Design top, start of the top module:
module top(
        clk, reset, up, down, hsync, vsync, rgb, pmod_switch, pause_switch,
         MISO, SW, SS, MOSI, SCLK, LED, an, seg
    );
Size: about 260 flip-flops, ~41 I/O pins, ~14000 sq um of cells after synthesis.
Settings: LEC_CHECK=0, ABC_AREA=1, CAP_MARGIN=20, CORE_MARGIN=2, CORE_UTILIZATION=69, CTS_CLUSTER_DIAMETER=54, SETUP_SLACK_MARGIN=1.92, SLEW_MARGIN=20; clock period 7.81 ns.
run.sh (not shown) runs the stock make flow with config.mk's settings and CLKGATE_MAP_FILE=.
Change:
Settings changed: ABC_AREA 1 to default, CORE_UTILIZATION 69 to 50, CTS_CLUSTER_DIAMETER 54 to default, CTS_CLUSTER_SIZE from default to 95, SETUP_SLACK_MARGIN 1.92 to default.
Clock period 7.81 ns to 6.15 ns, I/O delays scaled along.
=> The new run completed without violations; clock skew rises by 0.016 ns; first-iteration DRC count falls by 13%; critical path depth rises by 8; area after synthesis falls by 0.89%; routed wire length falls by 7.4%.
Change:
Settings changed: ABC_AREA from default to 1, CORE_UTILIZATION 50 to 72, CTS_CLUSTER_SIZE 95 to default, PLACE_DENSITY from default to 0.37, SETUP_SLACK_MARGIN from default to -0.15.
Clock period 6.15 ns to 2.84 ns, I/O delays scaled along.
Effect: This time the run completed, yet does not pass: setup timing; wire length rises by 16%; area after synthesis came out higher by 0.90%; final area increases by 5.0%; total power rises by 120%.
Change:
Settings changed: CTS_CLUSTER_DIAMETER from default to 355, CTS_CLUSTER_SIZE from default to 14, PLACE_DENSITY 0.37 to default, PLACE_DENSITY_LB_ADDON from default to 0.01, SETUP_SLACK_MARGIN -0.15 to default.
The changed run completed and failed the layout checks on setup timing; global-route usage falls by 1.1 points; hold slack is better by 0.0057 ns; critical path depth rises by 4; area after synthesis is unchanged; power falls by 12%; die area is unchanged.


Setup of JK:
Starting RTL as in the previous note.
export LEC_CHECK = 0
export CAP_MARGIN = 20
export CELL_PAD_IN_SITES_GLOBAL_PLACEMENT = 3
export CORE_MARGIN = 2
export CORE_UTILIZATION = 42
export CTS_CLUSTER_SIZE = 92
export GPL_ROUTABILITY_DRIVEN = 0
export HOLD_SLACK_MARGIN = 0.12
export MAX_ROUTING_LAYER = met4
export MIN_ROUTING_LAYER = met1
export SLEW_MARGIN = 20
export TNS_END_PERCENT = 30
create_clock -name core_clock -period 6.97 [get_ports {clk}]
Here is what was changed in the inputs of MS compared with JK.
- a deleted GPL_ROUTABILITY_DRIVEN that had been 0
- a deleted HOLD_SLACK_MARGIN that had been 0.12
- a deleted MIN_ROUTING_LAYER that had been met1
- a deleted MAX_ROUTING_LAYER that had been met4
- a deleted CELL_PAD_IN_SITES_GLOBAL_PLACEMENT that had been 3
- a deleted TNS_END_PERCENT that had been 30
- a deleted CTS_CLUSTER_SIZE that had been 92
- a change of CORE_UTILIZATION from 42 to 40
- a change of the clock period (ns, I/O delays scaled along) from 6.97 to 5.12
Notes after the runs:
- JK has a higher global-route wire length before repair than MS.
- Between MS and JK, the total number of vias figures differ only marginally.
- Of the two values seen for worst setup path startpoint, pg.y_pad_reg[0]$_SDFFE_PP0P_ was produced by MS and pg.y_pad_reg[3]$_SDFFE_PP0P_ by JK.
- In the reports for JK and MS, the smaller fraction of power consumed by sequential logic belongs to JK.
diff inputs: MS => AL
- putting CTS_CLUSTER_DIAMETER at 207 where nothing was set
- putting PLACE_DENSITY at 0.35 where nothing was set
- swapping 40 for 72 in CORE_UTILIZATION
- putting ABC_AREA at 1 where nothing was set
- swapping 5.12 for 2.84 in the clock period (ns, I/O delays scaled along)
==> results <==
Final checks on AL, whose flow otherwise completed, came back failing, citing negative setup slack.
Between MS and AL, the flow reports via count increasing by more than 10%.
Relative to MS, summed standard-cell area reported by yosys has increased by 130 µm² in AL.
Against MS, AL reports a layout clock buffer count that is lower.
Input-level comparison between TR and AL:
- setting SETUP_SLACK_MARGIN to 0.46 for the first time
- setting CTS_CLUSTER_SIZE to 100 for the first time
- removing CTS_CLUSTER_DIAMETER (formerly 207)
- changing the clock period (ns, I/O delays scaled along) from 2.84 to 2.9
--- outcome ---
Across AL and TR, no clean finish was achieved. The final report for TR shows a completed flow and a layout that fails verification, specifically negative setup slack. For the count of buffers not belonging to the clock network in the layout, TR came in about 40% higher than AL did. Of the two values seen for termination of the worst setup path, gs.r_dig2[3]$_SDFFE_PP0P_ was produced by TR and gs.r_dig2[1]$_SDFFE_PP0P_ by AL. Higher clock period minus worst slack was reported by TR, not AL. On number of logic gates, AL tracks TR almost exactly. Diff AL..TR | fraction of the mapped netlist area in compound gates | unchanged. The number of global-route vias before repair of TR is higher than that of AL. Looking at slack of the critical path, TR sits 0.022 ns higher than AL does. Compared to AL, the routing of TR uses more wire. AL → TR: sequential share of layout area decreased by 1.4 points relative to the old numbers, total power consumption of the routed design decreased by 4.1% relative to the old numbers.


top again, from the RTL that the note above started with.
==> flow/config.mk <==
export PLATFORM = sky130hd
export DESIGN_NAME = top
export DESIGN_NICKNAME = top
export VERILOG_FILES = /design/flow/design.v
export SDC_FILE = /design/flow/constraint.sdc
export NUM_CORES = 4
export LEC_CHECK = 0
export ABC_AREA = 1
export CAP_MARGIN = 20
export CORE_MARGIN = 2
export CORE_UTILIZATION = 70
export CTS_CLUSTER_DIAMETER = 28
export SETUP_SLACK_MARGIN = 0.82
export SLEW_MARGIN = 20
==> flow/constraint.sdc <==
create_clock -name core_clock -period 2.84 [get_ports {clk}]
set_input_delay 0.5680 -clock core_clock [delete_from_list [all_inputs] [get_ports {clk}]]
set_output_delay 0.5680 -clock core_clock [all_outputs]
set_load 0.01 [all_outputs]
The first run stopped in clock tree synthesis.
Edit:
Settings changed: CORE_UTILIZATION 70 to 72, CTS_CLUSTER_DIAMETER 28 to 366, CTS_CLUSTER_SIZE set to 15, HOLD_SLACK_MARGIN set to 0.3, PLACE_DENSITY set to 0.74, SETUP_SLACK_MARGIN 0.82 to 0.27.
=> Now the flow finished but failed the layout checks on setup timing. Synthesized area is unchanged. Synthesized cell count stays the same. Die area shrinks by a few percent.
Edit:
Settings changed: ABC_AREA 1 to not set, CORE_UTILIZATION 72 to 17, CTS_CLUSTER_DIAMETER 366 to not set, CTS_CLUSTER_SIZE 15 to not set, HOLD_SLACK_MARGIN 0.3 to not set, PLACE_DENSITY 0.74 to not set, SETUP_SLACK_MARGIN 0.27 to not set.
Clock period 2.84 ns to 13.7 ns, I/O delays scaled along.
Effect: The changed run produced a clean layout; wire length goes down by 8.9%; clock-buffer cell count goes up by 14; synthesized area goes down by 0.89%; power goes down by 76%; setup slack improved by 7.2 ns; global-route usage goes down by 24 points; critical path depth goes down by 14.
Edit:
Settings changed: CORE_UTILIZATION 17 to 69, CTS_CLUSTER_DIAMETER set to 54, SETUP_SLACK_MARGIN set to 0.76.
Clock period 13.7 ns to 7.06 ns, I/O delays scaled along.
=> Clock power rose by 110%. Design area came out lower by 5.4%. Routed wire length is lower by 3.4%. Worst setup slack loses 4.2 ns. Cell count fell by 30%. First-iteration DRC count is lower by 1.2%.


top again, from the RTL that the note above started with.
Settings: LEC_CHECK=0, ABC_AREA=0, CAP_MARGIN=20, CORE_MARGIN=2, CORE_UTILIZATION=21, CTS_CLUSTER_SIZE=69, MIN_ROUTING_LAYER=met1, PLACE_DENSITY_LB_ADDON=0.25, SETUP_SLACK_MARGIN=-0.28, SLEW_MARGIN=5; clock period 4.32 ns.
Change:
Settings changed: ABC_AREA 0 to not set, CORE_UTILIZATION 21 to 51, CTS_CLUSTER_SIZE 69 to not set, MIN_ROUTING_LAYER met1 to not set, PLACE_DENSITY_LB_ADDON 0.25 to not set, SETUP_SLACK_MARGIN -0.28 to not set, SLEW_MARGIN 5 to 20.
Clock period 4.32 ns to 5.12 ns, I/O delays scaled along.
The new run went through all stages and came out clean.
Final area is lower by 5.0%.
Critical path depth is unchanged.
Combinational power is lower by 17%.
Total power is lower by 17%.
Utilization is higher by 33 points.
Synthesized cell count stays the same.
Clock skew is lower by 0.0033 ns.
Wire length is lower by 10%.
Change:
Settings changed: ABC_AREA set to 1, CORE_UTILIZATION 51 to 72, PLACE_DENSITY set to 0.38.
Clock period 5.12 ns to 2.84 ns, I/O delays scaled along.
Outcome: The changed run produced a layout that fails on negative setup slack. Worst hold slack is about the same. Worst setup slack loses 1.1 ns. Core utilization rose by 27 points.
Change:
Settings changed: ABC_AREA 1 to not set, CORE_UTILIZATION 72 to 40, PLACE_DENSITY 0.38 to not set.
Clock period 2.84 ns to 5.88 ns, I/O delays scaled along.
Effect: With this change the flow passed the timing, DRC and antenna checks. Wire length shrinks by 14%. Die size grows by 76%. Register-to-register slack improves by 1.6 ns. Hold slack barely changes. Total power shrinks by 52%. Combinational power shrinks by 60%. Cell count shrinks by 8.8%.


## run A
top again, from the RTL that the note above started with.
clock: 4.15 ns
lec_check: 0
abc_area: 0
cap_margin: 20
cell_pad_in_sites_detail_placement: 1
cell_pad_in_sites_global_placement: 0
core_margin: 9
core_utilization: 60
gpl_routability_driven: 0
gpl_timing_driven: 0
min_routing_layer: met2
place_density_lb_addon: 0.15
setup_slack_margin: 0.22
slew_margin: 20
The flow ended early for run A: it failed with a tool error in 5_1_grt.
What run B does differently from run A at the input level:
==> flow/config.mk <==
export PLATFORM = sky130hd
export DESIGN_NAME = top
export DESIGN_NICKNAME = top
export VERILOG_FILES = /design/flow/design.v
export SDC_FILE = /design/flow/constraint.sdc
export NUM_CORES = 4
export LEC_CHECK = 0
export ABC_AREA = 1
export CAP_MARGIN = 20
export CORE_MARGIN = 2
export CORE_UTILIZATION = 72
export SETUP_SLACK_MARGIN = 0.46
export SLEW_MARGIN = 20
==> flow/constraint.sdc <==
create_clock -name core_clock -period 3.11 [get_ports {clk}]
set_input_delay 0.6220 -clock core_clock [delete_from_list [all_inputs] [get_ports {clk}]]
set_output_delay 0.6220 -clock core_clock [all_outputs]
set_load 0.01 [all_outputs]
## What came out
- Run B finished end to end and its layout was clean on timing, DRC and antenna.
- Per the comparison of run B with run A, setup slack at placement rose by 0.47 ns; cell count after placement increased 231; starting density of the core rose by 12 points.
> inputs changed (run B -> run C)
--- a/flow/config.mk
+++ b/flow/config.mk
@@ -11,2 +11,4 @@
 export CORE_UTILIZATION = 72
+export CTS_CLUSTER_SIZE = 15
+export HOLD_SLACK_MARGIN = -0.09
 export SETUP_SLACK_MARGIN = 0.46
==> flow/constraint.sdc <==
create_clock -name core_clock -period 2.96 [get_ports {clk}]
set_input_delay 0.5920 -clock core_clock [delete_from_list [all_inputs] [get_ports {clk}]]
set_output_delay 0.5920 -clock core_clock [all_outputs]
set_load 0.01 [all_outputs]
==> comparison <==
First-pass GRT wire length: run C > run B
| routability congestion estimate from global placement | lower: run C |
Status run C: flow complete, layout not clean - negative setup slack
Compared with run B, run C shows a global-route usage that is 0.52 points higher.
Run C has core utilization above what run B had.
Comparing the two runs side by side, run C comes out behind run B on design area.
Run C ended with more worst slack on hold paths than run B.
Flip-flop count of run C is on par with run B.
[compare] base=run B new=run C: final-layout setup total negative slack went down 0.41 ns; area of all sequential standard cells held.
In run C the mean routed wirelength per cell turned out about 6.5% higher than in run B.
In terms of clock latency on the worst-skew pair, run C and run B differ only marginally.
The following lists how run D was set up differently from run C:
--- a/flow/config.mk
+++ b/flow/config.mk
@@ -10,6 +10,4 @@
 export CORE_MARGIN = 2
-export CORE_UTILIZATION = 72
-export CTS_CLUSTER_SIZE = 15
-export HOLD_SLACK_MARGIN = -0.09
-export SETUP_SLACK_MARGIN = 0.46
+export CORE_UTILIZATION = 70
+export CTS_CLUSTER_DIAMETER = 207
 export SLEW_MARGIN = 20
==> flow/constraint.sdc <==
create_clock -name core_clock -period 2.99 [get_ports {clk}]
set_input_delay 0.5980 -clock core_clock [delete_from_list [all_inputs] [get_ports {clk}]]
set_output_delay 0.5980 -clock core_clock [all_outputs]
set_load 0.01 [all_outputs]
==> results <==
Run comparison: run D cell with the biggest individual delay on the critical path ha_1; run C cell with the biggest individual delay on the critical path dfxtp_4. [compare] base=run C new=run D: overall routed net length now smaller; portion of the clock cycle consumed by the worst path in the final layout now smaller; clock-buffer cell count now smaller. Run D: no failed stages, no open violations at the end. From the logs: run C reached the end of the flow and failed the layout checks with negative setup slack.
The inputs of run E differ from those of run D as listed below.
--- a/flow/config.mk
+++ b/flow/config.mk
@@ -10,4 +10,4 @@
 export CORE_MARGIN = 2
-export CORE_UTILIZATION = 70
-export CTS_CLUSTER_DIAMETER = 207
+export CORE_UTILIZATION = 72
+export PLACE_DENSITY_LB_ADDON = 0.29
 export SLEW_MARGIN = 20
==> flow/constraint.sdc <==
create_clock -name core_clock -period 2.84 [get_ports {clk}]
set_input_delay 0.5680 -clock core_clock [delete_from_list [all_inputs] [get_ports {clk}]]
set_output_delay 0.5680 -clock core_clock [all_outputs]
set_load 0.01 [all_outputs]
Notes after the runs:
- Of run D and run E, only run D finishes the flow clean.
- No crash in run E: every stage finished, but the layout fails its final checks due to negative setup slack.
- Routed wire in run E totals more than in run D.
- Going from run D to run E, required time of the worst setup path has decreased, clock power has decreased, register-to-register setup slack has decreased.
- ~same register share of the cell area in run D and run E
- Run D ended up with pg.y_ball_reg[2] as its beginning of the critical path; run E ended up with pg.y_ball_reg[1].
- Compare run D and run E | layout overhead on the synthesized area higher: run E
- The combinational fraction of design power on run D is in line with that on run E.
- Area share of buffers outside the clock network in run E is 0.49 points above run D.
- NOTE: setup-violating endpoint count in the final report in run E exceeds that of run D
Here is what was changed in the inputs of run F compared with run E.
--- a/flow/config.mk
+++ b/flow/config.mk
@@ -10,4 +10,6 @@
 export CORE_MARGIN = 2
-export CORE_UTILIZATION = 72
-export PLACE_DENSITY_LB_ADDON = 0.29
+export CORE_UTILIZATION = 70
+export CTS_CLUSTER_DIAMETER = 207
+export CTS_CLUSTER_SIZE = 15
+export SETUP_SLACK_MARGIN = 0.35
 export SLEW_MARGIN = 20
### Flow results
Nothing crashed in run F and all stages finished; the problem is that the final layout failed, the offending checks being negative setup slack.
Combinational fraction of design power delta for run F relative to run E: 0.4 points higher
For non-filler instance count after layout, run F and run E come out practically identical.
Relative to run E, the routed wire length measured on run F has decreased by a few percent.
Between run E and run F, the flow reports peak clock frequency supported by timing increasing by a few percent.
For run E, the start point of the critical path was pg.y_ball_reg[1], unlike run F, where it was pg.y_ball_reg[2].
| combinational power | run F vs run E | ≈ equal |
[compare] base=run E new=run F: final worst-path cycle share shows a reduction of 6.9 points, final critical-path setup slack up 0.20 ns, clock network contribution to total cell area shrank by 2.1 points, initial standard-cell utilization of the core dropped 1.2 points, final design instance area without fill +about 1.1%.
Run E vs run F, cell with the largest stage delay on the worst path: dfxtp_4 vs dfxtp_2


Starting RTL as in the previous note.
clock: 6.93 ns
lec_check: 0
cap_margin: 35
cell_pad_in_sites_detail_placement: 0
core_margin: 2
core_utilization: 72
cts_cluster_size: 79
gpl_routability_driven: 0
gpl_timing_driven: 1
min_routing_layer: met1
place_density_lb_addon: 0.01
slew_margin: 0
The baseline finished clean.
Rerun with:
CTS_CLUSTER_SIZE = default   (was 79)
PLACE_DENSITY_LB_ADDON = default   (was 0.01)
SETUP_SLACK_MARGIN = -0.43   (was default)
clock period = 5.6 ns   (was 6.93 ns; I/O delays follow)
After rerunning: Worst setup slack got worse by 1.2 ns; register-to-register slack is worse by 1.2 ns; hold slack is about the same; core utilization barely changes; power grows by a quarter to a third; synthesized cell count does not change.
Rerun with:
CORE_ASPECT_RATIO = 0.91   (was default)
CTS_CLUSTER_SIZE = 72   (was default)
PLACE_DENSITY = 0.38   (was default)
SETUP_SLACK_MARGIN = 1.95   (was -0.43)
clock period = 7.53 ns   (was 5.6 ns; I/O delays follow)
After rerunning: Cell count fell slightly. Routed wire length fell slightly. Design area fell slightly. Combinational power fell by a quarter to a third. Global-route usage fell by 0.60 points.
Rerun with:
CAP_MARGIN = 20   (was 35)
CELL_PAD_IN_SITES_DETAIL_PLACEMENT = default   (was 0)
CORE_ASPECT_RATIO = default   (was 0.91)
CORE_UTILIZATION = 64   (was 72)
CTS_CLUSTER_SIZE = default   (was 72)
GPL_ROUTABILITY_DRIVEN = default   (was 0)
GPL_TIMING_DRIVEN = default   (was 1)
MIN_ROUTING_LAYER = default   (was met1)
PLACE_DENSITY = default   (was 0.38)
SETUP_SLACK_MARGIN = default   (was 1.95)
SLEW_MARGIN = 20   (was 0)
clock period = 5.14 ns   (was 7.53 ns; I/O delays follow)
Result:
- routed wire length went down by 1.9%
- design area went up by 0.57%
- core utilization went down by 9.2 points
Rerun with:
CORE_UTILIZATION = 20   (was 64)
MAX_ROUTING_LAYER = met4   (was default)
clock period = 10.0 ns   (was 5.14 ns; I/O delays follow)
=>
- The new run passed the timing, DRC and antenna checks
- power falls by about 50%
- non-clock buffer count goes down by 1
- worst setup slack gains 4.1 ns
- sequential cell count does not change
- via count falls by 2.7%
- cell area increases by 5.5%
- utilization goes down by 48 points
Power is estimated from default activity; no workload was simulated.
